## build 92
==> flow/design.v (excerpt) <==
module top #(
    parameter integer WIDTH = 16,
    parameter integer NUM_NEURONS_LAYER_1 = 4,
    parameter integer NUM_NEURONS_LAYER_2 = 3
)(
    input  logic clk,
    input  logic rst,
    input  logic sclk,
    input  logic cs_n,
    input  logic mosi,
    output logic miso,
    input  logic signed [WIDTH-1:0] input_current,
    output logic [NUM_NEURONS_LAYER_2-1:0] spikes
);
Size: ~5700 cells after synthesis, ~590 flip-flops, about 52000 sq um of cells after synthesis.
Settings: LEC_CHECK=0, CAP_MARGIN=20, CORE_MARGIN=2, CORE_UTILIZATION=40, SLEW_MARGIN=20; clock period 13.4 ns.
run.sh (not shown) runs the stock make flow with config.mk's settings and CLKGATE_MAP_FILE=.
[inputs] build 37 vs build 92
# build 92
export LEC_CHECK = 0
export CAP_MARGIN = 20
export CORE_MARGIN = 2
export CORE_UTILIZATION = 40
export SLEW_MARGIN = 20
create_clock -name core_clock -period 13.4 [get_ports {clk}]
# build 37
export LEC_CHECK = 0
export ABC_AREA = 1
export CAP_MARGIN = 20
export CORE_MARGIN = 2
export CORE_UTILIZATION = 72
export CTS_CLUSTER_DIAMETER = 225
export CTS_CLUSTER_SIZE = 73
export MAX_ROUTING_LAYER = met4
export PLACE_DENSITY_LB_ADDON = 0.26
export SETUP_SLACK_MARGIN = -0.7
export SLEW_MARGIN = 20
create_clock -name core_clock -period 9.97 [get_ports {clk}]
Findings:
Stage in which a tool error killed build 37: global routing.
NOTE chip area estimate from yosys synthesis build 92->build 37 decreased slightly
Sort build 37 and build 92 by HPWL after detailed placement, ascending, and build 92 comes first.
Build 37 vs. build 92: mapped cell area fell by about 0.5%, weighted congestion at the end of routability-driven global placement rose by about 17%, die width fell by about 25%, die height fell by 92 um.
Edits applied to the flow inputs when going from build 37 to build 24:
# build 37
export LEC_CHECK = 0
export ABC_AREA = 1
export CAP_MARGIN = 20
export CORE_MARGIN = 2
export CORE_UTILIZATION = 72
export CTS_CLUSTER_DIAMETER = 225
export CTS_CLUSTER_SIZE = 73
export MAX_ROUTING_LAYER = met4
export PLACE_DENSITY_LB_ADDON = 0.26
export SETUP_SLACK_MARGIN = -0.7
export SLEW_MARGIN = 20
create_clock -name core_clock -period 9.97 [get_ports {clk}]
# build 24
export LEC_CHECK = 0
export ABC_AREA = 1
export CAP_MARGIN = 20
export CORE_MARGIN = 2
export CORE_UTILIZATION = 70
export SETUP_SLACK_MARGIN = 2.46
export SLEW_MARGIN = 20
create_clock -name core_clock -period 13.0 [get_ports {clk}]
The flow ran to completion for all of build 37 and build 24 but build 37, which stopped partway. The flow ended early for build 37: it failed with a tool error in global routing. In the flow results for build 37 and build 24, the weighted congestion at the end of routability-driven global placement is larger on build 37. Number of levels the H-tree was split into ends up lower on build 37. Delta (build 24 minus build 37): area of the die went up, floorplan die width went up. Build 24: core area higher than build 37. Compared with build 37, build 24 shows a lower starting density of the core. Build 37 -> build 24: die height increased slightly.
Edits applied to the flow inputs when going from build 24 to build 90:
# build 24
export LEC_CHECK = 0
export ABC_AREA = 1
export CAP_MARGIN = 20
export CORE_MARGIN = 2
export CORE_UTILIZATION = 70
export SETUP_SLACK_MARGIN = 2.46
export SLEW_MARGIN = 20
create_clock -name core_clock -period 13.0 [get_ports {clk}]
# build 90
export LEC_CHECK = 0
export ABC_AREA = 0
export CAP_MARGIN = 15
export CELL_PAD_IN_SITES_GLOBAL_PLACEMENT = 0
export CORE_ASPECT_RATIO = 0.9
export CORE_MARGIN = 2
export CORE_UTILIZATION = 51
export GPL_ROUTABILITY_DRIVEN = 0
export PLACE_DENSITY_LB_ADDON = 0.11
export SLEW_MARGIN = 20
export TNS_END_PERCENT = 45
create_clock -name core_clock -period 16.3 [get_ports {clk}]
==> comparison <==
Build 90 was carried through to the last stage, and its layout satisfied the timing, design-rule and antenna checks. On routed length on met1, the higher figure sits with build 90, not build 24. Against build 24, die area in build 90 came out worse. Diff build 24 -> build 90: tightest slew margin relative to the limit now smaller, count of instantiated cells in the yosys netlist now smaller, sequential cell area fraction in the yosys report comparable. Global-route usage: build 90 vs build 24 down 19 points. Reported for build 24 and build 90, count of flip-flops with a built-in enable after synthesis turned out identical to the last digit. Build 90 vs build 24 — core utilization dropped 24 points. Delta (build 90 minus build 24): total number of nets in the final design dropped 20%.

---

== run 1 ==
top again, from the RTL that the note above started with.
## top
module top #(
    parameter integer WIDTH = 16,
    parameter integer NUM_NEURONS_LAYER_1 = 4,
    parameter integer NUM_NEURONS_LAYER_2 = 3
)(
    input  logic clk,
    input  logic rst,
    input  logic sclk,
    input  logic cs_n,
    input  logic mosi,
    output logic miso,
    input  logic signed [WIDTH-1:0] input_current,
    output logic [NUM_NEURONS_LAYER_2-1:0] spikes
);
export LEC_CHECK = 0
export ABC_AREA = 1
export CAP_MARGIN = 0
export CORE_MARGIN = 2
export CORE_UTILIZATION = 71
export CTS_CLUSTER_SIZE = 15
export PLACE_DENSITY = 0.8
export SETUP_SLACK_MARGIN = -0.48
export SLEW_MARGIN = 20
create_clock -name core_clock -period 8.93 [get_ports {clk}]
Status(run 1) = ERROR, stage = 5_1_grt
The following lists how run 2 was set up differently from run 1:
Settings: swapping 71 for 66 in CORE_UTILIZATION; swapping 0 for 20 in CAP_MARGIN; swapping 15 for 77 in CTS_CLUSTER_SIZE; swapping -0.48 for 2.46 in SETUP_SLACK_MARGIN; clearing PLACE_DENSITY, which used to be 0.8; swapping 8.93 for 8.29 in the clock period (ns, I/O delays scaled along).
Findings:
- The flow for run 2 finished, though final verification flagged negative setup slack.
- From run 1 to run 2 the numbers moved as follows: post-CTS setup buffer count went down 59; worst slack at placement lost 0.69 ns.
- Starting density of the core, run 2 and run 1: higher on run 1
- Core area of run 2 exceeds that of run 1 by a little under 10%.
- From run 1 to run 2 the numbers moved as follows: synthesized cell count now sits at about the same level; count of buffers inserted at the top-level ports now sits at about the same level; x dimension of the die now sits higher.
- In run 2, floorplan row count is higher than in run 1.
[inputs] run 3 vs run 2
Settings: a deleted CTS_CLUSTER_SIZE that had been 77; a deleted ABC_AREA that had been 1; a change of CORE_UTILIZATION from 66 to 14; a deleted SETUP_SLACK_MARGIN that had been 2.46; a change of the clock period (ns, I/O delays scaled along) from 8.29 to 22.0.
==> results <==
Run 3 went all the way through the flow, and no timing, DRC or antenna check failed. Run 2 → run 3: simple-gate share of the synthesized area went down 6.9 points, met1 demand-to-capacity share in global routing went down 45 points, diode insertion count for antenna repair went down 3, final wirelength went down about 26%. Run 3 against run 2: largest fanout of any net on the critical path moved up. Clock period minus worst slack delta (run 3 − run 2): unfavourable. Run 3 — summed instance area of the synthesized netlist 0.50% higher, run 2 as reference. Measured against run 2, the die size of run 3 comes out at 4.7 times the reference value.
For run 4, these inputs were changed with respect to run 3:
Settings: a change of CORE_UTILIZATION from 14 to 72; an added TNS_END_PERCENT of 10; an added CTS_CLUSTER_DIAMETER of 101; an added ABC_AREA of 1; a change of CAP_MARGIN from 20 to 15; an added CELL_PAD_IN_SITES_GLOBAL_PLACEMENT of 0; an added PLACE_DENSITY of 0.92; a change of the clock period (ns, I/O delays scaled along) from 22.0 to 10.5.
Findings:
Run status, run 4: aborted in 5_1_grt, error GRT-0232. Final weighted congestion in routability-driven placement, run 3 and run 4, lower one = run 3. | post-synthesis compound-gate area fraction | lower: run 3 |. Relative to run 3, overall die height has gone down in run 4. Floorplan die area: run 4 < run 3. Netlist area before placement: run 4 better than run 3. Run 4 — count of instances resized after the clock tree is built 254 higher, run 3 as reference. Comparing run 3 and run 4, the lower number of cells in the yosys synthesis report was measured on run 3. Summary of run 4 over run 3: multiplexer fraction of the synthesized cell area shows a reduction of 13 points, chip area estimate from yosys synthesis fell by about 0.5%.
